`flow/design.v`:
```
module IIR(clk, rst, Start, load, DIn, RAddr, data_done, WEN, Yn, WAddr, Finish);
	parameter n = 16;
	parameter m = 20;
	input clk, rst;
	input Start;
	input data_done;
	input [n-1:0]DIn;
	output WEN, load;
	output Finish;
	output [n-1:0]Yn;
	output [m-1:0]RAddr;
	output [m-1:0]WAddr;
	wire control_state;
	control_FSM control(
		.clk(clk), .rst(rst),
		.start(Start), .data_done(data_done), .load(load), .RAddr(RAddr), .state(control_state)
	);
	datapath dp(
		.clk(clk), .rst(rst),
		.command(control_state), .RAddr(RAddr), .DIn(DIn), .WEN(WEN), .Yn(Yn), .WAddr(WAddr), .finish(Finish)
	);
endmodule
module control_FSM(clk, rst, start, data_done, load, RAddr, state);
	parameter m = 20;
	parameter idle = 1'b0;
	parameter read = 1'b1;
	input clk, rst, start, data_done;
	output load, state;
	output [m-1:0]RAddr;
	reg load, state;
	reg [m-1:0]RAddr;
	reg next_load, next_state;
	reg [m-1:0]next_RAddr;
	always@(*) begin
		next_state = idle;
		next_load = 1'b0;
		next_RAddr = 0;
		case(state)
			idle: begin
				next_state = idle;
				next_RAddr = 0;
				next_load = 1'b0;
				if(start) begin
					next_state = read;
					next_RAddr = 0;
					next_load = 1'b1;
				end
			end
			read: begin
				next_state = read;
				next_RAddr = RAddr + 1;
				next_load = 1'b1;
				if(data_done) begin
					next_state = idle;
					next_RAddr = 0;
					next_load = 1'b0;
				end
			end
		endcase
	end
	always@(posedge clk or posedge rst) begin  
		if(rst)begin
			state <= 1'b0;
			load <= 1'b0;
			RAddr <= {m{1'b0}};
		end else begin
			state <= next_state;
			load <= next_load;
			RAddr <= next_RAddr;
		end
	end
endmodule
module datapath(clk, rst, command, RAddr, DIn, WEN, Yn, WAddr, finish);
	parameter idle = 1'b0;
	parameter write = 1'b1;
	parameter n = 16;
	parameter m = 20;
	input clk, rst, command;
	input [m-1:0]RAddr;
	input [n-1:0]DIn;
	output WEN, finish;
	output [n-1:0]Yn;
	output [m-1:0]WAddr;
	reg WEN, finish, state;
	reg [m-1:0]WAddr;
	reg next_WEN, next_finish, next_state;
	reg [m-1:0]next_WAddr;
	reg [n-1:0]x0, x1, x2, x3, x4, x5;
	reg [n-1:0]y0, y1, y2, y3, y4;
	wire [n-1:0]next_x0, next_x1, next_x2, next_x3, next_x4, next_x5;
	wire [n-1:0]next_y0, next_y1, next_y2, next_y3, next_y4;
	wire [n+6:0]a0, a1, a2, a3, a4, a5, b0, a_all;
	wire [n+8:0]b1, b2, b3, b4, b_all;
	wire [n-1:0]DIn_fix = ~command ? {n{1'b0}} : DIn;
	wire [n-1:0]x0_abs, x1_abs, x2_abs, x3_abs, x4_abs, x5_abs;
	wire [n-1:0]y0_abs, y1_abs, y2_abs, y3_abs, y4_abs;
	assign x0_abs = x0[n-1] ? (~x0 + 1) : x0;
	assign x1_abs = x1[n-1] ? (~x1 + 1) : x1;
	assign x2_abs = x2[n-1] ? (~x2 + 1) : x2;
	assign x3_abs = x3[n-1] ? (~x3 + 1) : x3;
	assign x4_abs = x4[n-1] ? (~x4 + 1) : x4;
	assign x5_abs = x5[n-1] ? (~x5 + 1) : x5;
	assign y0_abs = y0[n-1] ? (~y0 + 1) : y0;
	assign y1_abs = y1[n-1] ? (~y1 + 1) : y1;
	assign y2_abs = y2[n-1] ? (~y2 + 1) : y2;
	assign y3_abs = y3[n-1] ? (~y3 + 1) : y3;
	assign y4_abs = y4[n-1] ? (~y4 + 1) : y4;
	assign a_all = (x0[n-1] ? (~a0 + 1) : a0) +
				   (x1[n-1] ? (~a1 + 1) : a1) +
				   (x2[n-1] ? (~a2 + 1) : a2) +
				   (x3[n-1] ? (~a3 + 1) : a3) +
				   (x4[n-1] ? (~a4 + 1) : a4) +
				   (x5[n-1] ? (~a5 + 1) : a5) +
				   (y0[n-1] ? (~b0 + 1) : b0);
	assign b_all = (y1[n-1] ? b1 : (~b1 + 1)) +
				   (y2[n-1] ? (~b2 + 1) : b2) +
				   (y3[n-1] ? b3 : (~b3 + 1)) +
				   (y4[n-1] ? (~b4 + 1) : b4);
	assign Yn = a_all[n+6:7] + {b_all[n+8], b_all[n+5:7]};
	assign a0 = {x0_abs[n-1],
				( {x0_abs[n-2:0], 7'd0} >> 6 )+
				( {x0_abs[n-2:0], 7'd0} >> 9 )+
				( {x0_abs[n-2:0], 7'd0} >> 10)+
				( {x0_abs[n-2:0], 7'd0} >> 11)+
				( {x0_abs[n-2:0], 7'd0} >> 12)+
				( {x0_abs[n-2:0], 7'd0} >> 13) };
	assign a1 = {x1_abs[n-1],
				( {x1_abs[n-2:0], 7'd0} >> 6 )+
				( {x1_abs[n-2:0], 7'd0} >> 8 )+
				( {x1_abs[n-2:0], 7'd0} >> 10)+
				( {x1_abs[n-2:0], 7'd0} >> 11)+
				( {x1_abs[n-2:0], 7'd0} >> 14) };
	assign a2 = {x2_abs[n-1],
				( {x2_abs[n-2:0], 7'd0} >> 5 )+
				( {x2_abs[n-2:0], 7'd0} >> 8 )+
				( {x2_abs[n-2:0], 7'd0} >> 9 )+
				( {x2_abs[n-2:0], 7'd0} >> 11)+
				( {x2_abs[n-2:0], 7'd0} >> 14) };
	assign a3 = {x3_abs[n-1],
				( {x3_abs[n-2:0], 7'd0} >> 5 )+
				( {x3_abs[n-2:0], 7'd0} >> 8 )+
				( {x3_abs[n-2:0], 7'd0} >> 9 )+
				( {x3_abs[n-2:0], 7'd0} >> 11)+
				( {x3_abs[n-2:0], 7'd0} >> 14) };
	assign a4 = {x4_abs[n-1],
				( {x4_abs[n-2:0], 7'd0} >> 6 )+
				( {x4_abs[n-2:0], 7'd0} >> 8 )+
				( {x4_abs[n-2:0], 7'd0} >> 10)+
				( {x4_abs[n-2:0], 7'd0} >> 11)+
				( {x4_abs[n-2:0], 7'd0} >> 14) };
	assign a5 = {x5_abs[n-1],
				( {x5_abs[n-2:0], 7'd0} >> 6 )+
				( {x5_abs[n-2:0], 7'd0} >> 9 )+
				( {x5_abs[n-2:0], 7'd0} >> 10)+
				( {x5_abs[n-2:0], 7'd0} >> 11)+
				( {x5_abs[n-2:0], 7'd0} >> 12)+
				( {x5_abs[n-2:0], 7'd0} >> 13) };
	assign b0 = {y0_abs[n-1],
				( {y0_abs[n-2:0], 7'd0} >> 2 )+
				( {y0_abs[n-2:0], 7'd0} >> 3 )+
				( {y0_abs[n-2:0], 7'd0} >> 8 )+
				( {y0_abs[n-2:0], 7'd0} >> 11)+
				( {y0_abs[n-2:0], 7'd0} >> 13)+
				( {y0_abs[n-2:0], 7'd0} >> 14) };
	assign b1 = {y1_abs[n-1],
				( {2'd0, y1_abs[n-2:0], 7'd0}      )+
				( {2'd0, y1_abs[n-2:0], 7'd0} >> 1 )+
				( {2'd0, y1_abs[n-2:0], 7'd0} >> 3 )+
				( {2'd0, y1_abs[n-2:0], 7'd0} >> 6 )+
				( {2'd0, y1_abs[n-2:0], 7'd0} >> 7 )+
				( {2'd0, y1_abs[n-2:0], 7'd0} >> 8 )+
				( {2'd0, y1_abs[n-2:0], 7'd0} >> 10)+
				( {2'd0, y1_abs[n-2:0], 7'd0} >> 11)+
				( {2'd0, y1_abs[n-2:0], 7'd0} >> 12)+
				( {2'd0, y1_abs[n-2:0], 7'd0} >> 13) };
	assign b2 = {y2_abs[n-1],
				( {2'd0, y2_abs[n-2:0], 7'd0} << 1 )+
				( {2'd0, y2_abs[n-2:0], 7'd0}      )+
				( {2'd0, y2_abs[n-2:0], 7'd0} >> 2 )+
				( {2'd0, y2_abs[n-2:0], 7'd0} >> 4 )+
				( {2'd0, y2_abs[n-2:0], 7'd0} >> 5 )+
				( {2'd0, y2_abs[n-2:0], 7'd0} >> 6 )+
				( {2'd0, y2_abs[n-2:0], 7'd0} >> 7 )+
				( {2'd0, y2_abs[n-2:0], 7'd0} >> 8 ) };
	assign b3 = {y3_abs[n-1],
				( {2'd0, y3_abs[n-2:0], 7'd0} << 2 )+
				( {2'd0, y3_abs[n-2:0], 7'd0} >> 7 )+
				( {2'd0, y3_abs[n-2:0], 7'd0} >> 9 )+
				( {2'd0, y3_abs[n-2:0], 7'd0} >> 10)+
				( {2'd0, y3_abs[n-2:0], 7'd0} >> 12) };
	assign b4 = {y4_abs[n-1],
				( {2'd0, y4_abs[n-2:0], 7'd0} << 1 )+
				( {2'd0, y4_abs[n-2:0], 7'd0} >> 1 )+
				( {2'd0, y4_abs[n-2:0], 7'd0} >> 2 )+
				( {2'd0, y4_abs[n-2:0], 7'd0} >> 7 )+
				( {2'd0, y4_abs[n-2:0], 7'd0} >> 13)+
				( {2'd0, y4_abs[n-2:0], 7'd0} >> 14) };
	assign next_x0 = x1;
	assign next_x1 = x2;
	assign next_x2 = x3;
	assign next_x3 = x4;
	assign next_x4 = x5;
	assign next_x5 = DIn_fix;
	assign next_y0 = y1;
	assign next_y1 = y2;
	assign next_y2 = y3;
	assign next_y3 = y4;
	assign next_y4 = Yn;
	always@(*) begin
		next_state = idle;
		next_WEN = 1'b0;
		next_finish = 1'b0;
		next_WAddr = {m{1'b0}};
		case(state)
			idle: begin
				next_state = idle;
				next_WEN = 1'b0;
				next_finish = 1'b0;
				next_WAddr = {m{1'b0}};
				if(command) begin
					next_state = write;
					next_WEN = 1'b1;
					next_finish = 1'b0;
					next_WAddr = {m{1'b0}};
				end
			end
			write: begin
				next_state = write;
				next_WEN = 1'b1;
				next_finish = 1'b0;
				next_WAddr = RAddr;
				if(~command) begin
					next_state = idle;
					next_WEN = 1'b0;
					next_finish = 1'b1;
					next_WAddr = {m{1'b0}};
				end
			end
		endcase
	end
	always@(posedge clk or posedge rst) begin  
		if(rst)begin
			state <= 1'b0;
			WEN <= 1'b0;
			finish <= 1'b0;
			WAddr <= {m{1'b0}};
			x0 <= {n{1'b0}};
			x1 <= {n{1'b0}};
			x2 <= {n{1'b0}};
			x3 <= {n{1'b0}};
			x4 <= {n{1'b0}};
			x5 <= {n{1'b0}};
			y0 <= {n{1'b0}};
			y1 <= {n{1'b0}};
			y2 <= {n{1'b0}};
			y3 <= {n{1'b0}};
			y4 <= {n{1'b0}};
		end else begin
			state <= next_state;
			WEN <= next_WEN;
			finish <= next_finish;
			WAddr <= next_WAddr;
			x0 <= next_x0;
			x1 <= next_x1;
			x2 <= next_x2;
			x3 <= next_x3;
			x4 <= next_x4;
			x5 <= next_x5;
			y0 <= next_y0;
			y1 <= next_y1;
			y2 <= next_y2;
			y3 <= next_y3;
			y4 <= next_y4;
		end
	end
endmodule
```
`flow/run.sh`:
```
#!/bin/bash
# the make line also repeats each setting of config.mk as NAME=value (left out here)
make -C /OpenROAD-flow-scripts/flow DESIGN_CONFIG=/design/flow/config.mk WORK_HOME=/design/flow/orfs CLKGATE_MAP_FILE= finish
```
`flow/config.mk`:
```
export PLATFORM = sky130hd
export DESIGN_NAME = IIR
export DESIGN_NICKNAME = IIR
export VERILOG_FILES = /design/flow/design.v
export SDC_FILE = /design/flow/constraint.sdc
export NUM_CORES = 4
export LEC_CHECK = 0
export ABC_AREA = 1
export CAP_MARGIN = 20
export CORE_MARGIN = 2
export CORE_UTILIZATION = 71
export CTS_CLUSTER_SIZE = 79
export PLACE_DENSITY_LB_ADDON = 0.01
export SLEW_MARGIN = 20
```
`flow/constraint.sdc`:
```
create_clock -name core_clock -period 14.2 [get_ports {clk}]
set_input_delay 2.8400 -clock core_clock [delete_from_list [all_inputs] [get_ports {clk}]]
set_output_delay 2.8400 -clock core_clock [all_outputs]
set_load 0.01 [all_outputs]
```
==> results.txt, run 1 <==
Status: finished with violations
SO Faults: negative setup slack
CTS buffer count: 25
Tool warning count: 37
Drt first-iter violations: 3,623
RSZ-0062 raised after global routing: yes
Ys Warns: 2
Post-Layout Cell Count: 7,413
Crit path buf inv count: 14
GR Util All Layers: 38.4%
ANT nets after route: 0
Max-area cell share: 22.5%
Asr flop ratio synth: 100%
CTS clk-pin slew, worst paths: 0.06 ns
Worst slew margin: 36.7%
CP Capture Type: output port
Max Clock Skew: 0.0323 ns
Post-synth cell types: 70
R2r setup slk: 2.86 ns
Final HPWL DP: 110,000 um
TritonCTS clock tree: yes
Net Count, Synth: 7,191
Cell family contributing the most delay on the critical path: adder cells
Ys cells: 6,103
Largest net degree at the start of global routing: 148
I/O Buffers: 78
CP max FO: 4
Synth Instances: 6,103
EDFF count, synth: 0
Area growth syn-to-layout: 14.8%
CTS sink count: 219
Reg2reg path depth: 61
Worst-Margin Slew: 0.950 ns
Worst-Skew Late Latency: 0.57 ns
Number of fill cells: 4,192
Number of buffers inserted by hold repair at cts: 0
Max stage delay on crit path: 0.58 ns
Grt total ovfl: 0
Post-synthesis register bit count: 219
Biggest area cells: fa_1 22%, ha_1 15%, dfrtp_1 12%
Placed cells: 7,338
Synth Area in XOR/XNOR: 11.3%
Critical Path RT: 11.36 ns
Post-Synth Adder-Cell Area: 37.2%
Class of the worst hold path: reg2reg
Yosys stat chip area: 0.0466 mm^2
Synth cell count leaders: 1,278 x inv_1, 1,114 x nand2_1, 545 x ha_1
Root Buffer: clkbuf_16
Count leader, synth: inv_1
Simple share: 20.8%
Drt total wl: 134,000 um
Hold path start: dp.x3[4]
Worst hold stages: 0
Data arrival time of the critical path: 11.80 ns
Yosys aoi share: 8.01%
Final Hold Viols: 0
Pins over their slew limit: 0
Min Hold Slack: 0.372 ns
Setup slack after layout: -0.437 ns
# rows: 93
Antenna violations before repair: 4
Fp util: 72.0%
Number of remaining DRC errors: 0
Core Box Area: 0.0647 mm^2
FMAX: 0.0683 GHz
First-pass GRT wire length: 208,000 um
Critical path depth: 61
Final nets: 7,625
CP startpoint kind: flip-flop
Most used DFF post-synth: dfrtp_1
Mux area share: 0%
Critical path class: reg2out
Post-DR vias/cell: 5.71
Syn avg cell area: 7.63 um^2
WL/cell: 18.0 um
GPL Wtd Cong: 1.03
Worst setup path endpoint: Yn[15]
Tmin final: 14.64 ns
Sequential area share after synthesis: 11.8%
H-tree depth: 1
Die Ht: 260 um
Hold Path End: dp.x2[4]
Critical path's most frequent cell: inv_1
Setup crit start: dp.x0[0]
Syn Std Cell Area: 0.0466 mm^2
Worst r2r dst: dp.y4[15]
MaxCap Viol Count: 0
Boundary pin count: 79
Finished Core Util: 82.6%
Leading area contributor after synthesis: fa_1
Setup Viol. Count Final: 9
Tcrit/Tclk final: 103%
DRT Pass-1 Iters: 11
Number of global-route vias before repair: 41,228
Comb area leader: adder cells
Slowest-stage cell, CP: fa_1
Die X: 260 um
Chip area: 0.0676 mm^2
Via count: 42,365
Reg2Reg Launch Point: dp.x0[0]
Deepest clock path buffer count: 3
==> final cells by class <==
| type | count | area [um^2] | share of cell area (%) |
|---|---|---|---|
| inverters | 1304 | 4910 | 9.18 |
| clock inverters | 14 | 158 | 0.295 |
| flip-flops and latches | 219 | 5490 | 10.3 |
| diodes | 4 | 10.0 | 0.0187 |
| clock buffers | 30 | 674 | 1.26 |
| well taps | 855 | 1070 | 2.00 |
| multi-input cells | 4533 | 37500 | 70.2 |
| repair buffers | 454 | 3630 | 6.79 |
==> layer usage <==
metal	part of all wire, %	global-route usage [%]	routed length [um]
met5	0.0097	0	13
met1	41	52.2	54700
met3	9.0	7.44	12100
met4	3.4	10.4	4520
met2	47	63.2	62400
==> through the flow <==
step	setup TNS [ns]	setup WS [ns]	cell area, um^2
6_report	-1.54	-0.437	53500
5_1_grt	-7.42	-1.04	53500
4_1_cts	-0.163	-0.163	52100
3_5_place_dp	-1.52	-0.582	50800
3_3_place_gp	-0.530	-0.355	50800
2_1_floorplan	0	0.601	46600
==> repair_timing <==
item,CTS,global route
gates resized,87,282
buffers inserted,13,19
pin swaps,36,167
endpoints found under the setup margin,12,12
==> run 2, diff against run 1 <==
ABC_AREA = default   (was 1)
CELL_PAD_IN_SITES_GLOBAL_PLACEMENT = 0   (was default)
CORE_UTILIZATION = 67   (was 71)
CTS_CLUSTER_SIZE = 73   (was 79)
GPL_TIMING_DRIVEN = 1   (was default)
HOLD_SLACK_MARGIN = -0.1   (was default)
MAX_ROUTING_LAYER = met4   (was default)
PLACE_DENSITY_LB_ADDON = default   (was 0.01)
clock period = 14.4 ns   (was 14.2 ns; I/O delays follow)
==> results.txt, run 2 <==
Status: finished with violations
SO Faults: negative setup slack
Ys Warns: 2
Synth Instances: 4,856
Syn avg cell area: 9.08 um^2
Comb area leader: adder cells
Simple share: 13.4%
Critical path class: reg2out
Core Box Area: 0.0655 mm^2
Fp util: 67.3%
Area growth syn-to-layout: 19.0%
Max-area cell share: 23.7%
Critical path depth: 54
Number of remaining DRC errors: 0
CTS buffer count: 25
Net Count, Synth: 5,944
Sequential area share after synthesis: 12.4%
Number of buffers inserted by hold repair at cts: 0
Post-synthesis register bit count: 219
ANT nets after route: 0
CTS sink count: 219
H-tree depth: 1
Synth Area in XOR/XNOR: 13.3%
FMAX: 0.0650 GHz
EDFF count, synth: 0
Via count: 37,449
MaxCap Viol Count: 0
Number of global-route vias before repair: 37,473
Die Ht: 261 um
Hold Path End: dp.y1[1]
Chip area: 0.0679 mm^2
Reg2reg path depth: 54
Post-DR vias/cell: 5.82
TritonCTS clock tree: yes
DRT Pass-1 Iters: 6
Tool warning count: 36
Data arrival time of the critical path: 12.52 ns
Synth cell count leaders: 668 x inv_1, 545 x ha_1, 523 x fa_1
Syn Std Cell Area: 0.0441 mm^2
Asr flop ratio synth: 100%
Deepest clock path buffer count: 3
Reg2Reg Launch Point: dp.x5[5]
Setup slack after layout: -0.996 ns
R2r setup slk: 2.38 ns
CP Capture Type: output port
Most used DFF post-synth: dfrtp_1
Grt total ovfl: 0
Ys cells: 4,856
Final nets: 6,638
Cell family contributing the most delay on the critical path: adder cells
GPL Wtd Cong: 0.989
Worst r2r dst: dp.y4[15]
Min Hold Slack: 0.388 ns
First-pass GRT wire length: 191,000 um
Largest net degree at the start of global routing: 83
Hold path start: dp.y2[1]
Yosys stat chip area: 0.0441 mm^2
Mux area share: 0.471%
Number of fill cells: 4,534
Class of the worst hold path: reg2reg
Worst-Skew Late Latency: 0.58 ns
Die X: 261 um
Worst setup path endpoint: Yn[15]
Biggest area cells: fa_1 24%, ha_1 15%, dfrtp_1 12%
WL/cell: 18.5 um
Leading area contributor after synthesis: fa_1
Count leader, synth: inv_1
Critical path's most frequent cell: o21a_1
Final HPWL DP: 101,000 um
# rows: 94
Post-Layout Cell Count: 6,432
Pre-CTS setup slack: -0.843 ns
RSZ-0062 raised after global routing: yes
Root Buffer: clkbuf_16
Post-synth cell types: 96
Critical Path RT: 11.52 ns
I/O Buffers: 78
Worst slew margin: 30.7%
Post-Synth Adder-Cell Area: 39.2%
Yosys aoi share: 14.8%
Placed cells: 6,356
CP startpoint kind: flip-flop
Worst hold stages: 0
Max Clock Skew: 0.0166 ns
Finished Core Util: 80.1%
Drt first-iter violations: 2,391
Tmin final: 15.40 ns
Tcrit/Tclk final: 107%
Setup crit start: dp.x5[5]
Worst-Margin Slew: 1.03 ns
Diode count: 0
Antenna violations before repair: 2
Slowest-stage cell, CP: fa_2
Crit path buf inv count: 9
Boundary pin count: 79
GR Util All Layers: 36.3%
Max stage delay on crit path: 0.59 ns
Pins over their slew limit: 0
CP max FO: 4
CTS clk-pin slew, worst paths: 0.07 ns
Final Hold Viols: 0
Drt total wl: 119,000 um
Setup Viol. Count Final: 6
==> run 2: per-stage QoR <==
stage | TNS [ns] | area (um^2)
CTS | -1.76 | 52000
finish | -2.66 | 52500
global placement | -1.22 | 50600
detailed placement | -2.23 | 50600
floorplan | -0.0241 | 44200
global route | -5.31 | 52500
==> run 2: cell type report <==
type	instances	area, um^2	share of cell area, %
timing repair buffer	738	5770	11.0
clock inverter	15	198	0.377
tap	864	1080	2.06
clock buffer	30	684	1.30
sequential	219	5480	10.4
inverter	670	2520	4.81
multi-input combinational	3896	36700	70.0
==> run 2: layer usage <==
layer / track usage, % / wire (um) / vias to the layer above
li1: - / - / 17912
met1: 49.0 / 51900 / 18330
met2: 59.4 / 56800 / 1015
met3: 3.39 / 6860 / 192
met4: 9.14 / 3250 / 0
met5: - / 0 / -
==> run 2: repair_timing <==
item,CTS,global route
pin swaps,78,59
setup endpoints to repair,10,12
resized,117,85
buffers inserted,23,15
endpoints found under the hold margin,0,0
==> run 3, diff against run 2 <==
CELL_PAD_IN_SITES_GLOBAL_PLACEMENT = default   (was 0)
CORE_UTILIZATION = 40   (was 67)
CTS_CLUSTER_SIZE = default   (was 73)
GPL_TIMING_DRIVEN = default   (was 1)
HOLD_SLACK_MARGIN = default   (was -0.1)
MAX_ROUTING_LAYER = default   (was met4)
SETUP_SLACK_MARGIN = -1.03   (was default)
clock period = 15.8 ns   (was 14.4 ns; I/O delays follow)
==> results.txt, run 3 <==
Status: finished with violations
SO Faults: negative setup slack
Hold Path End: dp.y3[1]
Critical path's most frequent cell: fa_1
Syn Std Cell Area: 0.0441 mm^2
CP max FO: 3
Syn avg cell area: 9.08 um^2
Synth Area in XOR/XNOR: 13.3%
Worst hold stages: 0
Worst setup path endpoint: Yn[15]
Setup slack after layout: -0.265 ns
Number of global-route vias before repair: 35,053
Slowest-stage cell, CP: or4_4
Synth Instances: 4,856
Tmin final: 16.07 ns
Setup Viol. Count Final: 2
Critical path class: reg2out
H-tree depth: 1
I/O Buffers: 78
Hold path start: dp.y4[1]
ANT nets after route: 0
Worst-Margin Slew: 1.04 ns
Finished Core Util: 45.4%
CTS sink count: 219
Largest net degree at the start of global routing: 79
Biggest area cells: fa_1 24%, ha_1 15%, dfrtp_1 12%
Asr flop ratio synth: 100%
DRT Pass-1 Iters: 5
Final setup TNS: -0.477 ns
CP startpoint kind: flip-flop
Post-synthesis register bit count: 219
Ys Warns: 2
GR Util All Layers: 20.8%
Final Hold Viols: 0
R2r setup slk: 3.55 ns
Final HPWL DP: 101,000 um
Tool warning count: 31
Worst-Skew Late Latency: 0.59 ns
Max Clock Skew: 0.0203 ns
Number of remaining DRC errors: 0
Chip area: 0.113 mm^2
Mux area share: 0.471%
Data arrival time of the critical path: 12.91 ns
Leading area contributor after synthesis: fa_1
Fp util: 40.4%
Grt total ovfl: 0
Critical Path RT: 12.64 ns
Die Ht: 336 um
Area growth syn-to-layout: 12.3%
WL/cell: 17.5 um
Logic cell area: 0.0359 mm^2
Boundary pin count: 79
Root Buffer: clkbuf_16
Count leader, synth: inv_1
# rows: 121
CP Capture Type: output port
Reg2reg path depth: 49
MaxCap Viol Count: 0
Cell family contributing the most delay on the critical path: adder cells
Critical path depth: 50
Simple share: 13.4%
Post-DR vias/cell: 5.28
Post-synth cell types: 96
EDFF count, synth: 0
Most used DFF post-synth: dfrtp_1
Yosys aoi share: 14.8%
Antenna violations before repair: 2
Pre-CTS setup slack: -0.354 ns
Worst r2r dst: dp.y4[15]
Reg2Reg Launch Point: dp.x5[5]
CTS buffer count: 27
CTS clk-pin slew, worst paths: 0.06 ns
Crit path buf inv count: 8
Worst slew margin: 30.3%
Number of buffers inserted by hold repair at cts: 0
Sequential area share after synthesis: 12.4%
Number of fill cells: 10,489
Max stage delay on crit path: 0.56 ns
Net Count, Synth: 5,944
FF+latch area: 0.00548 mm^2
Core Box Area: 0.109 mm^2
Tcrit/Tclk final: 102%
GPL Wtd Cong: 0.946
Via count: 35,112
Die X: 336 um
Deepest clock path buffer count: 3
Comb area leader: adder cells
Setup crit start: dp.x5[5]
Ys cells: 4,856
Synth cell count leaders: 668 x inv_1, 545 x ha_1, 523 x fa_1
Post-Synth Adder-Cell Area: 39.2%
Drt total wl: 116,000 um
Class of the worst hold path: reg2reg
Pins over their slew limit: 0
First-pass GRT wire length: 189,000 um
Max-area cell share: 23.7%
FMAX: 0.0622 GHz
Yosys stat chip area: 0.0441 mm^2
TritonCTS clock tree: yes
Final nets: 6,245
Drt first-iter violations: 2,206
==> run 3: cell type report <==
type	count	share of cell area, %
Antenna cell	1	0.00505
Clock buffer	32	1.44
Clock inverter	18	0.430
Inverter	670	5.10
Multi-Input combinational cell	3896	72.6
Sequential cell	219	11.1
Tap cell	1476	3.73
Timing Repair Buffer	343	5.63
==> run 3: metal layers <==
layer | GRT usage (%) | wire (um) | vias to the layer above
met3 | 2.31 | 5780 | 79
li1 | - | - | 17118
met5 | 0 | 0 | -
met2 | 33.6 | 52600 | 654
met4 | 2.60 | 1520 | 0
met1 | 30.8 | 56400 | 17261
==> run 3: what timing repair did <==
action	in CTS	in global routing
gates resized	0	30
endpoints found under the setup margin	0	2
setup buffers	0	1
==> run 3: metrics by stage <==
stage          hold WS, ns  cell area [um^2]  cells
3_3_place_gp         0.404             48500   6603
4_1_cts              0.416             49400   6653
3_5_place_dp         0.394             48500   6603
2_1_floorplan        0.349             44100   4856
5_1_grt              0.431             49500   6654
6_report             0.421             49500   6655
==> run 4, diff against run 3 <==
CORE_UTILIZATION = 13   (was 40)
SETUP_SLACK_MARGIN = default   (was -1.03)
clock period = 24.3 ns   (was 15.8 ns; I/O delays follow)
==> results.txt, run 4 <==
I/O Buffers: 78
Post-Synth Adder-Cell Area: 39.2%
R2r setup slk: 10.44 ns
Slowest-stage cell, CP: nor4_1
Boundary pin count: 79
DRT Pass-1 Iters: 7
Pins over their slew limit: 0
Setup Viol. Count Final: 0
Status: complete, no violations
Cell family contributing the most delay on the critical path: adder cells
FMAX: 0.0505 GHz
Post-Layout Cell Count: 9,471
Pre-CTS setup slack: 5.16 ns
Critical Path RT: 19.44 ns
Number of remaining DRC errors: 0
Largest net degree at the start of global routing: 120
Max Clock Skew: 0.0208 ns
First-pass GRT wire length: 187,000 um
Asr flop ratio synth: 100%
Post_cts resized: 0
# rows: 213
H-tree depth: 1
Critical path depth: 49
Antenna violations before repair: 7
Number of fill cells: 38,072
Yosys aoi share: 14.8%
GPL Wtd Cong: 0.906
Most used DFF post-synth: dfrtp_1
Core Box Area: 0.337 mm^2
Worst r2r dst: dp.y4[15]
WL/cell: 12.3 um
Die X: 586 um
Post-synthesis register bit count: 219
Worst-Skew Late Latency: 0.60 ns
Max-area cell share: 23.7%
Simple share: 13.4%
CP max FO: 7
Ys Warns: 2
Grt total ovfl: 0
Tcrit/Tclk final: 81.4%
Critical path's most frequent cell: fa_1
TritonCTS clock tree: yes
MaxCap Viol Count: 0
Final nets: 6,021
Post-DR vias/cell: 3.59
ANT nets after route: 0
Mux area share: 0.471%
Biggest area cells: fa_1 24%, ha_1 15%, dfrtp_1 12%
Worst setup path endpoint: Yn[15]
Chip area: 0.344 mm^2
Drt first-iter violations: 1,973
Setup crit start: dp.x5[5]
Leading area contributor after synthesis: fa_1
RSZ-0062 raised after global routing: no
Finished Core Util: 15.3%
GR Util All Layers: 6.73%
Reg2Reg Launch Point: dp.x5[5]
Worst hold stages: 0
Tmin final: 19.79 ns
Max stage delay on crit path: 0.84 ns
CTS buffer count: 26
Drt total wl: 116,000 um
Fp util: 13.1%
Final setup TNS: 0 ns
Root Buffer: clkbuf_16
Number of global-route vias before repair: 33,645
Data arrival time of the critical path: 14.93 ns
Class of the worst hold path: reg2reg
Net Count, Synth: 5,944
Reg2reg path depth: 48
Synth cell count leaders: 668 x inv_1, 545 x ha_1, 523 x fa_1
Crit path buf inv count: 6
Syn avg cell area: 9.08 um^2
Setup slack after layout: 4.51 ns
Final Hold Viols: 0
Count leader, synth: inv_1
Worst-Margin Slew: 1.03 ns
Number of buffers inserted by hold repair at cts: 0
Critical path class: reg2out
CTS sink count: 219
EDFF count, synth: 0
Final HPWL DP: 101,000 um
Deepest clock path buffer count: 3
Syn Std Cell Area: 0.0441 mm^2
Post-CTS setup buffers: 0
CP Capture Type: output port
Post-synth cell types: 96
Yosys stat chip area: 0.0441 mm^2
Worst slew margin: 31.3%
Hold Path End: dp.x0[10]
Area growth syn-to-layout: 16.7%
Hold path start: dp.x1[10]
Comb area leader: adder cells
Tool warning count: 34
Synth Area in XOR/XNOR: 13.3%
Placed cells: 9,420
Sequential area share after synthesis: 12.4%
CTS clk-pin slew, worst paths: 0.06 ns
CP startpoint kind: flip-flop
Die Ht: 586 um
Synth Instances: 4,856
Ys cells: 4,856
Via count: 34,018
-- run 4: final cells by class --
class / count / area (um^2) / share of cell area, %
multi-input cells: 3896 / 35800 / 69.6
well taps: 4515 / 5650 / 11.0
repair buffers: 120 / 1100 / 2.13
diodes: 3 / 7.51 / 0.0146
clock inverters: 20 / 196 / 0.382
inverters: 670 / 2520 / 4.90
clock buffers: 28 / 678 / 1.32
flip-flops and latches: 219 / 5480 / 10.6
-- run 4: metrics by stage --
stage / cell area (um^2) / hold slack (ns)
2_1_floorplan: 44100 / 0.349
3_3_place_gp: 50600 / 0.417
3_5_place_dp: 50600 / 0.416
4_1_cts: 51500 / 0.429
5_1_grt: 51500 / 0.437
6_report: 51500 / 0.428
-- run 4: per-layer routing --
layer / vias up / part of all wire (%) / GRT usage [%]
met5: - / 0.023 / 0
met4: 4 / 2.1 / 1.36
met3: 87 / 4.1 / 0.678
met2: 575 / 47 / 11.3
met1: 16658 / 47 / 9.25
li1: 16694 / - / -
==> run 5, diff against run 4 <==
CAP_MARGIN = 15   (was 20)
CELL_PAD_IN_SITES_DETAIL_PLACEMENT = 1   (was default)
CELL_PAD_IN_SITES_GLOBAL_PLACEMENT = 0   (was default)
CORE_ASPECT_RATIO = 1.4   (was default)
CORE_MARGIN = 5   (was 2)
CORE_UTILIZATION = 61   (was 13)
GPL_TIMING_DRIVEN = 0   (was default)
HOLD_SLACK_MARGIN = 0.3   (was default)
MAX_ROUTING_LAYER = met5   (was default)
MIN_ROUTING_LAYER = met2   (was default)
PLACE_DENSITY_LB_ADDON = 0.21   (was default)
SETUP_SLACK_MARGIN = 4.67   (was default)
SLEW_MARGIN = 5   (was 20)
TNS_END_PERCENT = 85   (was default)
clock period = 21.7 ns   (was 24.3 ns; I/O delays follow)
==> results.txt, run 5 <==
Status: aborted with a tool error
Last stage: global routing (5_1_grt)
Run-stopping error: [ERROR GRT-0116] Global routing finished with congestion. Check the congestion regions in the DRC Viewer.
Fp util: 61.6%
# rows: 116
Mux area share: 0.471%
Max-area cell share: 23.7%
CTS sink count: 219
Synth cell count leaders: 668 x inv_1, 545 x ha_1, 523 x fa_1
GR Util All Layers: 89.5%
Root Buffer: clkbuf_16
Simple share: 13.4%
I/O Buffers: 78
Syn Std Cell Area: 0.0441 mm^2
H-tree depth: 1
Synth Instances: 4,856
Die Ht: 328 um
Grt total ovfl: 814
Biggest area cells: fa_1 24%, ha_1 15%, dfrtp_1 12%
Net Count, Synth: 5,944
CTS buffer count: 27
Number of buffers inserted by hold repair at cts: 0
Post-synth cell types: 96
Boundary pin count: 79
Chip area: 0.0778 mm^2
Deepest clock path buffer count: 3
Yosys aoi share: 14.8%
Die X: 237 um
Count leader, synth: inv_1
Asr flop ratio synth: 100%
Most used DFF post-synth: dfrtp_1
Sequential area share after synthesis: 12.4%
Yosys stat chip area: 0.0441 mm^2
Syn avg cell area: 9.08 um^2
Synth Area in XOR/XNOR: 13.3%
Pre-CTS setup slack: 2.02 ns
Ys cells: 4,856
Final HPWL DP: 139,000 um
Core Box Area: 0.0716 mm^2
Leading area contributor after synthesis: fa_1
Post-synthesis register bit count: 219
Comb area leader: adder cells
Ys Warns: 2
EDFF count, synth: 0
Post-Synth Adder-Cell Area: 39.2%
GPL Wtd Cong: 1.14
==> run 5: what timing repair did <==
action | 4_1_cts
gates cloned | 0
setup buffers | 58
resized | 287
endpoints found under the setup margin | 14
pin swaps | 104
==> run 5: metal layers <==
layer,GRT overflow,GRT usage (%)
met4,202,81.4
met2,180,92.7
met5,84,74.9
met1,-,-
met3,348,92.5
==> run 5: per-stage QoR <==
stage / std cells / cell area (um^2)
2_1_floorplan: 4856 / 44100
3_3_place_gp: 5878 / 46100
3_5_place_dp: 5880 / 46100
4_1_cts: 5988 / 48900
==> run 6, diff against run 5 <==
CAP_MARGIN = 20   (was 15)
CELL_PAD_IN_SITES_DETAIL_PLACEMENT = default   (was 1)
CELL_PAD_IN_SITES_GLOBAL_PLACEMENT = default   (was 0)
CORE_ASPECT_RATIO = default   (was 1.4)
CORE_MARGIN = 2   (was 5)
CORE_UTILIZATION = 64   (was 61)
GPL_TIMING_DRIVEN = default   (was 0)
HOLD_SLACK_MARGIN = default   (was 0.3)
MAX_ROUTING_LAYER = default   (was met5)
MIN_ROUTING_LAYER = default   (was met2)
PLACE_DENSITY_LB_ADDON = default   (was 0.21)
SETUP_SLACK_MARGIN = default   (was 4.67)
SLEW_MARGIN = 20   (was 5)
TNS_END_PERCENT = default   (was 85)
clock period = 19.8 ns   (was 21.7 ns; I/O delays follow)
==> results.txt, run 6 <==
CTS buffer count: 25
Critical path depth: 48
Critical path's most frequent cell: fa_1
Class of the worst hold path: reg2reg
Status: complete, no violations
Asr flop ratio synth: 100%
Max Clock Skew: 0.0139 ns
ANT nets after route: 0
Tool warning count: 33
Net Count, Synth: 5,944
Diode count: 0
Cell area after placement: 0.0459 mm^2
MaxCap Viol Count: 0
Mux area share: 0.471%
Number of buffers inserted by hold repair at cts: 0
Leading area contributor after synthesis: fa_1
Syn avg cell area: 9.08 um^2
Synth cell count leaders: 668 x inv_1, 545 x ha_1, 523 x fa_1
Post-Synth Adder-Cell Area: 39.2%
Sequential area share after synthesis: 12.4%
Final setup TNS: 0 ns
Count leader, synth: inv_1
RSZ-0062 raised after global routing: no
CP startpoint kind: flip-flop
Largest net degree at the start of global routing: 85
Critical Path RT: 15.84 ns
Worst slew margin: 25.8%
Post-DR vias/cell: 5.93
Deepest clock path buffer count: 3
CP max FO: 38
First-pass GRT wire length: 178,000 um
GR Util All Layers: 31.6%
Slowest-stage cell, CP: dfrtp_1
Simple share: 13.4%
Biggest area cells: fa_1 24%, ha_1 15%, dfrtp_1 12%
FMAX: 0.0535 GHz
Boundary pin count: 79
R2r setup slk: 6.12 ns
Number of global-route vias before repair: 33,580
Worst hold stages: 0
Area growth syn-to-layout: 6.09%
Data arrival time of the critical path: 14.74 ns
CTS sink count: 219
Cell family contributing the most delay on the critical path: adder cells
H-tree depth: 1
Hold Path End: dp.y3[14]
Worst r2r dst: dp.y4[15]
Reg2reg path depth: 47
Setup Viol. Count Final: 0
DRT Pass-1 Iters: 5
GPL Wtd Cong: 0.944
Final nets: 6,002
Synth Instances: 4,856
Comb area leader: adder cells
Reg2Reg Launch Point: dp.x0[15]
Number of fill cells: 5,599
Pins over their slew limit: 0
CP Capture Type: output port
Tmin final: 18.70 ns
Number of remaining DRC errors: 0
Drt total wl: 110,000 um
Grt total ovfl: 0
# rows: 96
FF+latch area: 0.00548 mm^2
Post-route design area: 0.0468 mm^2
Drt first-iter violations: 2,620
Post-synthesis register bit count: 219
Post_cts resized: 0
Hold path start: dp.y4[14]
Final HPWL DP: 95,000 um
Yosys stat chip area: 0.0441 mm^2
Die X: 266 um
Antenna violations before repair: 2
Final Hold Viols: 0
Synth Area in XOR/XNOR: 13.3%
Post-CTS setup buffers: 0
Yosys aoi share: 14.8%
Core Box Area: 0.0683 mm^2
Syn Std Cell Area: 0.0441 mm^2
Worst setup path endpoint: Yn[15]
I/O Buffers: 78
Worst-Skew Late Latency: 0.58 ns
TritonCTS clock tree: yes
Ys cells: 4,856
Die Ht: 266 um
Fp util: 64.5%
Chip area: 0.0710 mm^2
Most used DFF post-synth: dfrtp_1
Ys Warns: 2
EDFF count, synth: 0
Logic cell area: 0.0358 mm^2
Root Buffer: clkbuf_16
Via count: 34,480
WL/cell: 19.0 um
Critical path class: reg2out
Setup crit start: dp.x0[15]
CTS clk-pin slew, worst paths: 0.07 ns
Max stage delay on crit path: 1.06 ns
Post-synth cell types: 96
Worst-Margin Slew: 1.08 ns
Tcrit/Tclk final: 94.5%
Crit path buf inv count: 6
Max-area cell share: 23.7%
==> run 6: metrics by stage <==
| stage | hold WS [ns] | utilization [%] | instances | setup slack, ns |
|---|---|---|---|---|
| global placement | 0.406 | 67.2 | 5769 | 1.99 |
| finish | 0.422 | 68.5 | 5815 | 1.10 |
| global route | 0.431 | 68.5 | 5815 | 0.126 |
| detailed placement | 0.406 | 67.2 | 5769 | 1.82 |
| floorplan | 0.349 | - | 4856 | 3.59 |
| CTS | 0.419 | 68.4 | 5815 | 1.14 |
==> run 6: cell type report <==
type / instances / share of cell area, %
inverter: 670 / 5.39
multi-input combinational: 3896 / 76.6
sequential: 219 / 11.7
clock buffer: 32 / 1.52
timing repair buffer: 102 / 2.05
clock inverter: 14 / 0.340
tap: 882 / 2.36
==> run 6: routing by layer <==
layer  part of all wire [%]  GRT usage [%]  routed length, um  vias to the layer above
met5                      0              0                  0                        -
met4                    1.4           5.03               1590                        0
li1                       -              -                  -                    16609
met1                     47           47.0              52300                    16922
met3                    5.7           3.53               6260                      107
met2                     46           50.6              50300                      842
==> run 7, diff against run 6 <==
CAP_MARGIN = 5   (was 20)
CELL_PAD_IN_SITES_GLOBAL_PLACEMENT = 0   (was default)
CORE_UTILIZATION = 67   (was 64)
GPL_TIMING_DRIVEN = 1   (was default)
HOLD_SLACK_MARGIN = -0.08   (was default)
MAX_ROUTING_LAYER = met4   (was default)
clock period = 12.8 ns   (was 19.8 ns; I/O delays follow)
==> results.txt, run 7 <==
Net Count, Synth: 5,944
Final Hold Viols: 0
CTS sink count: 219
Final nets: 7,303
Post-synthesis register bit count: 219
Boundary pin count: 79
Reg2reg path depth: 49
Hold Path End: dp.x0[9]
Pins over their slew limit: 0
RSZ-0062 raised after global routing: yes
Number of global-route vias before repair: 43,415
Cell family contributing the most delay on the critical path: adder cells
Pre-CTS setup slack: -2.25 ns
Finished Core Util: 88.8%
GPL Wtd Cong: 0.968
Ys cells: 4,856
First-pass GRT wire length: 222,000 um
Simple share: 13.4%
Worst hold stages: 0
Die X: 261 um
MaxCap Viol Count: 0
Chip area: 0.0679 mm^2
Max Clock Skew: 0.0137 ns
Sequential area share after synthesis: 12.4%
Grt total ovfl: 0
Yosys stat chip area: 0.0441 mm^2
Critical path class: reg2out
Hold path start: dp.x1[9]
Biggest area cells: fa_1 24%, ha_1 15%, dfrtp_1 12%
WL/cell: 21.0 um
I/O Buffers: 78
Mux area share: 0.471%
Area growth syn-to-layout: 31.9%
Fp util: 67.3%
Count leader, synth: inv_1
Setup crit start: dp.x5[4]
Tmin final: 16.11 ns
SO Faults: negative setup slack
Max-area cell share: 23.7%
# rows: 94
Die Ht: 261 um
Antenna violations before repair: 2
Setup Viol. Count Final: 16
Critical Path RT: 10.24 ns
ANT nets after route: 0
CTS buffer count: 25
Synth cell count leaders: 668 x inv_1, 545 x ha_1, 523 x fa_1
Critical path's most frequent cell: fa_1
CTS clk-pin slew, worst paths: 0.07 ns
Syn avg cell area: 9.08 um^2
Worst-Margin Slew: 1.05 ns
Asr flop ratio synth: 100%
Worst slew margin: 29.1%
Syn Std Cell Area: 0.0441 mm^2
R2r setup slk: -0.10 ns
Deepest clock path buffer count: 3
Setup slack after layout: -3.31 ns
Worst setup path endpoint: Yn[15]
Reg2Reg Launch Point: dp.x5[4]
Ys Warns: 2
CP Capture Type: output port
CP startpoint kind: flip-flop
Largest net degree at the start of global routing: 142
Drt first-iter violations: 4,224
DRT Pass-1 Iters: 6
Final setup TNS: -24.15 ns
Post-Layout Cell Count: 7,099
Tcrit/Tclk final: 126%
H-tree depth: 1
Placed cells: 6,997
Post-synth cell types: 96
GR Util All Layers: 42.2%
Number of remaining DRC errors: 0
Worst r2r dst: dp.y4[15]
Crit path buf inv count: 9
Via count: 43,365
Post-Synth Adder-Cell Area: 39.2%
Comb area leader: adder cells
Drt total wl: 149,000 um
Core Box Area: 0.0655 mm^2
FMAX: 0.0621 GHz
Data arrival time of the critical path: 13.55 ns
Final HPWL DP: 111,000 um
Synth Area in XOR/XNOR: 13.3%
Tool warning count: 37
Root Buffer: clkbuf_16
Leading area contributor after synthesis: fa_1
TritonCTS clock tree: yes
Synth Instances: 4,856
Critical path depth: 50
Post-DR vias/cell: 6.11
CP max FO: 4
EDFF count, synth: 0
Status: finished with violations
Yosys aoi share: 14.8%
Max stage delay on crit path: 0.71 ns
Slowest-stage cell, CP: fa_1
Worst-Skew Late Latency: 0.58 ns
Most used DFF post-synth: dfrtp_1
Class of the worst hold path: reg2reg
run 7: stage by stage:
| stage | cell area, um^2 | hold WS [ns] |
|---|---|---|
| after floorplan | 44300 | 0.349 |
| after detailed placement | 55400 | 0.407 |
| after global routing | 58200 | 0.445 |
| after global placement | 55400 | 0.386 |
| final | 58200 | 0.424 |
| after CTS | 57200 | 0.418 |
run 7: per-layer routing:
layer / GRT usage, % / share of wire [%] / wire length, um / vias up
met3: 5.99 / 8.5 / 12700 / 699
li1: - / - / - / 19233
met1: 54.4 / 39 / 58200 / 21026
met5: - / 0 / 0 / -
met2: 68.5 / 47 / 69800 / 2407
met4: 14.7 / 5.6 / 8330 / 0
run 7: timing repair:
action / 4_1_cts / 5_1_grt
setup buffers: 29 / 43
gates resized: 194 / 171
hold buffers: 0 / 0
hold endpoints to repair: 0 / 0
pin swaps: 115 / 98
endpoints found under the setup margin: 15 / 16
run 7: area by class of cell:
class / instances / area, um^2
Timing Repair Buffer: 1403 / 10900
Sequential cell: 219 / 5480
Tap cell: 864 / 1080
Fill cell: 3211 / 7350
Clock inverter: 13 / 133
Multi-Input combinational cell: 3896 / 37400
Antenna cell: 4 / 10.0
Inverter: 670 / 2520
Clock buffer: 30 / 674
==> run 8, diff against run 7 <==
ABC_AREA = 1   (was default)
CAP_MARGIN = 20   (was 5)
CELL_PAD_IN_SITES_GLOBAL_PLACEMENT = default   (was 0)
CORE_UTILIZATION = 69   (was 67)
CTS_CLUSTER_DIAMETER = 355   (was default)
CTS_CLUSTER_SIZE = 99   (was default)
GPL_TIMING_DRIVEN = default   (was 1)
HOLD_SLACK_MARGIN = default   (was -0.08)
MAX_ROUTING_LAYER = default   (was met4)
PLACE_DENSITY = 0.39   (was default)
TNS_END_PERCENT = 5   (was default)
clock period = 10.6 ns   (was 12.8 ns; I/O delays follow)
==> results.txt, run 8 <==
GR Util All Layers: 68.6%
Boundary pin count: 79
Post-Synth Adder-Cell Area: 37.2%
Post-synthesis register bit count: 219
Synth Instances: 6,103
Synth cell count leaders: 1,278 x inv_1, 1,114 x nand2_1, 545 x ha_1
Run-stopping error: [ERROR GRT-0116] Global routing finished with congestion. Check the congestion regions in the DRC Viewer.
Yosys aoi share: 8.01%
EDFF count, synth: 0
Post-synth cell types: 70
Fp util: 69.4%
Comb area leader: adder cells
Biggest area cells: fa_1 22%, ha_1 15%, dfrtp_1 12%
Deepest clock path buffer count: 3
Sequential area share after synthesis: 11.8%
Simple share: 20.8%
CTS buffer count: 6
Max-area cell share: 22.5%
Core Box Area: 0.0670 mm^2
Net Count, Synth: 7,191
I/O Buffers: 78
Asr flop ratio synth: 100%
Last stage: global routing (5_1_grt)
Ys Warns: 2
Die Ht: 264 um
H-tree depth: 1
Synth Area in XOR/XNOR: 11.3%
Placed cells: 8,651
Grt total ovfl: 72
Chip area: 0.0696 mm^2
Cell area after placement: 0.0610 mm^2
Die X: 264 um
Syn avg cell area: 7.63 um^2
Most used DFF post-synth: dfrtp_1
Mux area share: 0%
Pre-CTS setup slack: -3.19 ns
GPL Wtd Cong: 1.01
Root Buffer: clkbuf_16
Final HPWL DP: 143,000 um
Status: aborted with a tool error
Syn Std Cell Area: 0.0466 mm^2
Yosys stat chip area: 0.0466 mm^2
Count leader, synth: inv_1
CTS sink count: 219
# rows: 95
Ys cells: 6,103
Leading area contributor after synthesis: fa_1
-- run 8: metal layers --
layer | GRT overflow | GRT usage, %
met5 | 0 | 11.2
met4 | 31 | 68.1
met3 | 1 | 45.7
met2 | 40 | 91.8
met1 | 0 | 69.1
-- run 8: repair_timing --
action	CTS
pin swaps	184
gates resized	307
endpoints found under the setup margin	24
setup buffers	49
hold buffers	0
==> run 9, diff against run 8 <==
ABC_AREA = default   (was 1)
CAP_MARGIN = 40   (was 20)
CELL_PAD_IN_SITES_DETAIL_PLACEMENT = 0   (was default)
CORE_ASPECT_RATIO = 1.21   (was default)
CORE_UTILIZATION = 46   (was 69)
CTS_CLUSTER_DIAMETER = default   (was 355)
CTS_CLUSTER_SIZE = default   (was 99)
GPL_ROUTABILITY_DRIVEN = 0   (was default)
MIN_ROUTING_LAYER = met1   (was default)
PLACE_DENSITY = default   (was 0.39)
PLACE_DENSITY_LB_ADDON = 0.04   (was default)
TNS_END_PERCENT = 35   (was 5)
clock period = 9.18 ns   (was 10.6 ns; I/O delays follow)
==> results.txt, run 9 <==
Status: finished with violations
SO Faults: negative setup slack
CTS sink count: 219
ANT nets after route: 0
Most used DFF post-synth: dfrtp_1
Final Hold Viols: 0
Comb area leader: adder cells
Max stage delay on crit path: 0.55 ns
Core Box Area: 0.0948 mm^2
Critical path class: reg2out
Post-DR vias/cell: 5.07
Min Hold Slack: 0.404 ns
CP max FO: 3
First-pass GRT wire length: 212,000 um
Final HPWL DP: 114,000 um
EDFF count, synth: 0
Via count: 39,810
Placed cells: 7,763
Yosys aoi share: 14.8%
Leading area contributor after synthesis: fa_1
Slowest-stage cell, CP: or4_4
Cell area after placement: 0.0588 mm^2
WL/cell: 16.6 um
Critical path's most frequent cell: fa_1
Sequential area share after synthesis: 12.4%
Crit path buf inv count: 8
Setup crit start: dp.x5[4]
Post-route design area: 0.0612 mm^2
Synth Area in XOR/XNOR: 13.3%
Root Buffer: clkbuf_16
Grt total ovfl: 0
CTS buffer count: 26
FMAX: 0.0696 GHz
Ys cells: 4,856
Max-area cell share: 23.7%
Die X: 285 um
CP Capture Type: output port
Asr flop ratio synth: 100%
Setup Viol. Count Final: 30
MaxCap Viol Count: 0
Simple share: 13.4%
Tmin final: 14.37 ns
Area growth syn-to-layout: 38.7%
Hold path start: dp.y1[6]
Tool warning count: 37
Chip area: 0.0984 mm^2
Worst-Skew Late Latency: 0.62 ns
Hold Path End: dp.y0[6]
Synth cell count leaders: 668 x inv_1, 545 x ha_1, 523 x fa_1
GR Util All Layers: 26.8%
Fp util: 46.5%
# rows: 124
Syn avg cell area: 9.08 um^2
R2r setup slk: -2.68 ns
Final nets: 7,663
Antenna violations before repair: 0
Yosys stat chip area: 0.0441 mm^2
Boundary pin count: 79
Post-synthesis register bit count: 219
CP startpoint kind: flip-flop
Max Clock Skew: 0.0374 ns
Drt total wl: 130,000 um
I/O Buffers: 78
RSZ-0062 raised after global routing: yes
Pins over their slew limit: 0
Net Count, Synth: 5,944
Ys Warns: 2
Count leader, synth: inv_1
Post-synth cell types: 96
Setup slack after layout: -5.19 ns
Post-Synth Adder-Cell Area: 39.2%
Data arrival time of the critical path: 12.54 ns
Worst slew margin: 49.3%
Worst r2r dst: dp.y4[15]
Critical Path RT: 7.34 ns
Class of the worst hold path: reg2reg
Worst-Margin Slew: 0.739 ns
H-tree depth: 1
Reg2reg path depth: 49
Cell family contributing the most delay on the critical path: adder cells
Largest net degree at the start of global routing: 103
Mux area share: 0.471%
Synth Instances: 4,856
Number of remaining DRC errors: 0
Syn Std Cell Area: 0.0441 mm^2
Tcrit/Tclk final: 157%
Worst setup path endpoint: Yn[15]
Drt first-iter violations: 1,562
TritonCTS clock tree: yes
CTS clk-pin slew, worst paths: 0.06 ns
Biggest area cells: fa_1 24%, ha_1 15%, dfrtp_1 12%
Critical path depth: 50
Post-Layout Cell Count: 7,857
DRT Pass-1 Iters: 5
Reg2Reg Launch Point: dp.x5[4]
Worst hold stages: 0
Number of global-route vias before repair: 41,592
Die Ht: 345 um
Finished Core Util: 64.5%
Deepest clock path buffer count: 3
==> run 9: cell type report <==
type / count / area, um^2
clock buffer: 32 / 723
timing repair buffer: 1762 / 13500
multi-input combinational: 3896 / 37200
clock inverter: 16 / 141
fill: 8218 / 33600
antenna: 2 / 5.00
sequential: 219 / 5480
tap: 1260 / 1580
inverter: 670 / 2520
==> run 9: stage by stage <==
stage,setup TNS [ns],setup slack (ns)
6_report,-76.15,-5.19
2_1_floorplan,-54.47,-4.20
3_3_place_gp,-77.68,-4.97
4_1_cts,-79.65,-5.06
3_5_place_dp,-80.47,-5.06
5_1_grt,-90.19,-5.73
==> run 9: repair_timing <==
action	in CTS	in global routing
pin swaps	61	99
gates resized	125	171
buffers inserted	17	25
setup endpoints to repair	31	32
hold buffers	0	0
==> run 9: routing by layer <==
metal	up-vias	part of all wire, %	GRT usage (%)	wire, um
met5	-	0	0	0
met4	0	3.9	9.50	5070
met3	151	2.5	1.49	3210
met2	498	51	48.5	66100
met1	19221	43	34.1	56000
li1	19940	-	-	-
==> run 10, diff against run 9 <==
CAP_MARGIN = 20   (was 40)
CELL_PAD_IN_SITES_DETAIL_PLACEMENT = default   (was 0)
CORE_ASPECT_RATIO = default   (was 1.21)
CORE_UTILIZATION = 57   (was 46)
GPL_ROUTABILITY_DRIVEN = default   (was 0)
MIN_ROUTING_LAYER = default   (was met1)
PLACE_DENSITY_LB_ADDON = default   (was 0.04)
TNS_END_PERCENT = default   (was 35)
clock period = 13.5 ns   (was 9.18 ns; I/O delays follow)
==> results.txt, run 10 <==
Critical Path RT: 10.80 ns
Max stage delay on crit path: 0.91 ns
Logic cell area: 0.0370 mm^2
Antenna violations before repair: 1
Cell family contributing the most delay on the critical path: adder cells
Simple share: 13.4%
Number of buffers inserted by hold repair at cts: 0
Root Buffer: clkbuf_16
Leading area contributor after synthesis: fa_1
GR Util All Layers: 31.3%
Die X: 282 um
Setup Viol. Count Final: 10
Hold Path End: dp.x4[14]
Synth Instances: 4,856
Final Hold Viols: 0
Mux area share: 0.471%
Worst r2r dst: dp.y4[15]
Comb area leader: adder cells
Most used DFF post-synth: dfrtp_1
Via count: 38,735
Synth Area in XOR/XNOR: 13.3%
Setup crit start: dp.x5[5]
Post-synth cell types: 96
CP Capture Type: output port
Post-route design area: 0.0571 mm^2
RSZ-0062 raised after global routing: yes
Pins over their slew limit: 0
Number of global-route vias before repair: 38,906
Tcrit/Tclk final: 113%
Final setup TNS: -7.47 ns
Count leader, synth: inv_1
Most used routing layer in global routing: met2
CP startpoint kind: flip-flop
Min Hold Slack: 0.431 ns
Grt total ovfl: 0
Pre-CTS setup slack: -1.73 ns
Max-area cell share: 23.7%
# rows: 101
FF+latch area: 0.00548 mm^2
Post-DR vias/cell: 5.42
CTS sink count: 219
Critical path class: reg2out
ANT nets after route: 0
Ys cells: 4,856
Chip area: 0.0796 mm^2
Die Ht: 282 um
Area growth syn-to-layout: 29.4%
Worst setup path endpoint: Yn[15]
WL/cell: 17.4 um
Largest net degree at the start of global routing: 98
Slowest-stage cell, CP: o41ai_1
GR Util met1: 44.6%
CTS buffer count: 26
Final HPWL DP: 107,000 um
Reg2Reg Launch Point: dp.x5[5]
Fp util: 57.8%
Post-Synth Adder-Cell Area: 39.2%
H-tree depth: 1
SO Faults: negative setup slack
FMAX: 0.0655 GHz
M3 GR Usage: 4.25%
Number of fill cells: 5,899
Met2 global-route usage: 51.4%
Yosys aoi share: 14.8%
Reg2reg path depth: 47
EDFF count, synth: 0
Finished Core Util: 74.8%
Synth cell count leaders: 668 x inv_1, 545 x ha_1, 523 x fa_1
CTS clk-pin slew, worst paths: 0.07 ns
Status: finished with violations
Diode count: 0
Sequential area share after synthesis: 12.4%
Yosys stat chip area: 0.0441 mm^2
CP max FO: 5
Net Count, Synth: 5,944
Worst slew margin: 28.2%
Number of remaining DRC errors: 0
Final nets: 7,184
Hold path start: dp.x5[14]
GPL Wtd Cong: 0.926
R2r setup slk: 1.62 ns
Drt total wl: 124,000 um
Setup slack after layout: -1.76 ns
Critical path depth: 48
Worst hold stages: 0
Crit path buf inv count: 9
Biggest area cells: fa_1 24%, ha_1 15%, dfrtp_1 12%
Core Box Area: 0.0763 mm^2
Data arrival time of the critical path: 12.56 ns
Asr flop ratio synth: 100%
Cell area after placement: 0.0548 mm^2
TritonCTS clock tree: yes
Critical path's most frequent cell: fa_1
First-pass GRT wire length: 198,000 um
MaxCap Viol Count: 0
Drt first-iter violations: 2,184
Worst-Skew Late Latency: 0.59 ns
Tmin final: 15.26 ns
Boundary pin count: 79
Syn Std Cell Area: 0.0441 mm^2
Syn avg cell area: 9.08 um^2
Post-Layout Cell Count: 7,146
Max Clock Skew: 0.0282 ns
Tool warning count: 36
I/O Buffers: 78
Placed cells: 7,056
Ys Warns: 2
Post-synthesis register bit count: 219
Worst-Margin Slew: 1.06 ns
DRT Pass-1 Iters: 6
Deepest clock path buffer count: 3
Class of the worst hold path: reg2reg
-- run 10: area by class of cell --
cell class	count	area share, %
multi-input combinational	3896	64.8
clock inverter	17	0.331
timing repair buffer	1283	17.4
inverter	670	4.42
clock buffer	31	1.19
tap	1030	2.26
sequential	219	9.60
-- run 10: timing repair --
action	CTS	global route
cloned	0	0
resized	168	136
setup endpoints to repair	14	15
pin swaps	65	106
setup buffers	28	21
-- run 10: per-layer routing --
layer | routed length (um) | up-vias
li1 | - | 18971
met4 | 2590 | 0
met3 | 6620 | 119
met2 | 57800 | 788
met1 | 57100 | 18857
met5 | 0 | -
==> run 11, diff against run 10 <==
ABC_AREA = 1   (was default)
CELL_PAD_IN_SITES_GLOBAL_PLACEMENT = 0   (was default)
CORE_UTILIZATION = 72   (was 57)
CTS_CLUSTER_DIAMETER = 220   (was default)
GPL_TIMING_DRIVEN = 1   (was default)
HOLD_SLACK_MARGIN = -0.07   (was default)
MAX_ROUTING_LAYER = met4   (was default)
PLACE_DENSITY_LB_ADDON = 0.03   (was default)
TNS_END_PERCENT = 5   (was default)
clock period = 12.0 ns   (was 13.5 ns; I/O delays follow)
==> results.txt, run 11 <==
Status: aborted with a tool error
Last stage: global routing (5_1_grt)
Run-stopping error: [ERROR GRT-0116] Global routing finished with congestion. Check the congestion regions in the DRC Viewer.
Die X: 258 um
Root Buffer: clkbuf_16
I/O Buffers: 78
Leading area contributor after synthesis: fa_1
Synth cell count leaders: 1,278 x inv_1, 1,114 x nand2_1, 545 x ha_1
EDFF count, synth: 0
Max-area cell share: 22.5%
Syn avg cell area: 7.63 um^2
Net Count, Synth: 7,191
Number of buffers inserted by hold repair at cts: 0
Boundary pin count: 79
Comb area leader: adder cells
Biggest area cells: fa_1 22%, ha_1 15%, dfrtp_1 12%
Yosys aoi share: 8.01%
Post-synthesis register bit count: 219
Mux area share: 0%
Core Box Area: 0.0642 mm^2
Syn Std Cell Area: 0.0466 mm^2
Post-Synth Adder-Cell Area: 37.2%
GPL Wtd Cong: 1.05
# rows: 93
Die Ht: 258 um
Post-synth cell types: 70
Synth Instances: 6,103
Count leader, synth: inv_1
Ys cells: 6,103
H-tree depth: 1
Fp util: 72.5%
Most used DFF post-synth: dfrtp_1
Pre-CTS setup slack: -1.94 ns
Asr flop ratio synth: 100%
Final HPWL DP: 148,000 um
CTS sink count: 219
Synth Area in XOR/XNOR: 11.3%
Sequential area share after synthesis: 11.8%
Grt total ovfl: 2,584
GR Util All Layers: 98.8%
CTS buffer count: 25
Yosys stat chip area: 0.0466 mm^2
Simple share: 20.8%
Deepest clock path buffer count: 3
Ys Warns: 2
Chip area: 0.0667 mm^2
==> run 11: layer usage <==
layer	overflow	global-route usage, %
met1	167	93.2
met2	1660	111
met3	144	88.4
met4	613	103
met5	-	-
==> run 11: through the flow <==
stage | instance area, um^2 | TNS (ns) | std cells | utilization (%)
floorplan | 47000 | -0.506 | 6103 | -
global placement | 59100 | -8.84 | 8387 | 92.1
detailed placement | 59100 | -15.91 | 8387 | 92.1
CTS | 62100 | -16.05 | 8499 | 96.7
==> run 11: what timing repair did <==
item                       in CTS
pin swaps                     169
resized                       385
buffers inserted               69
setup endpoints to repair      16
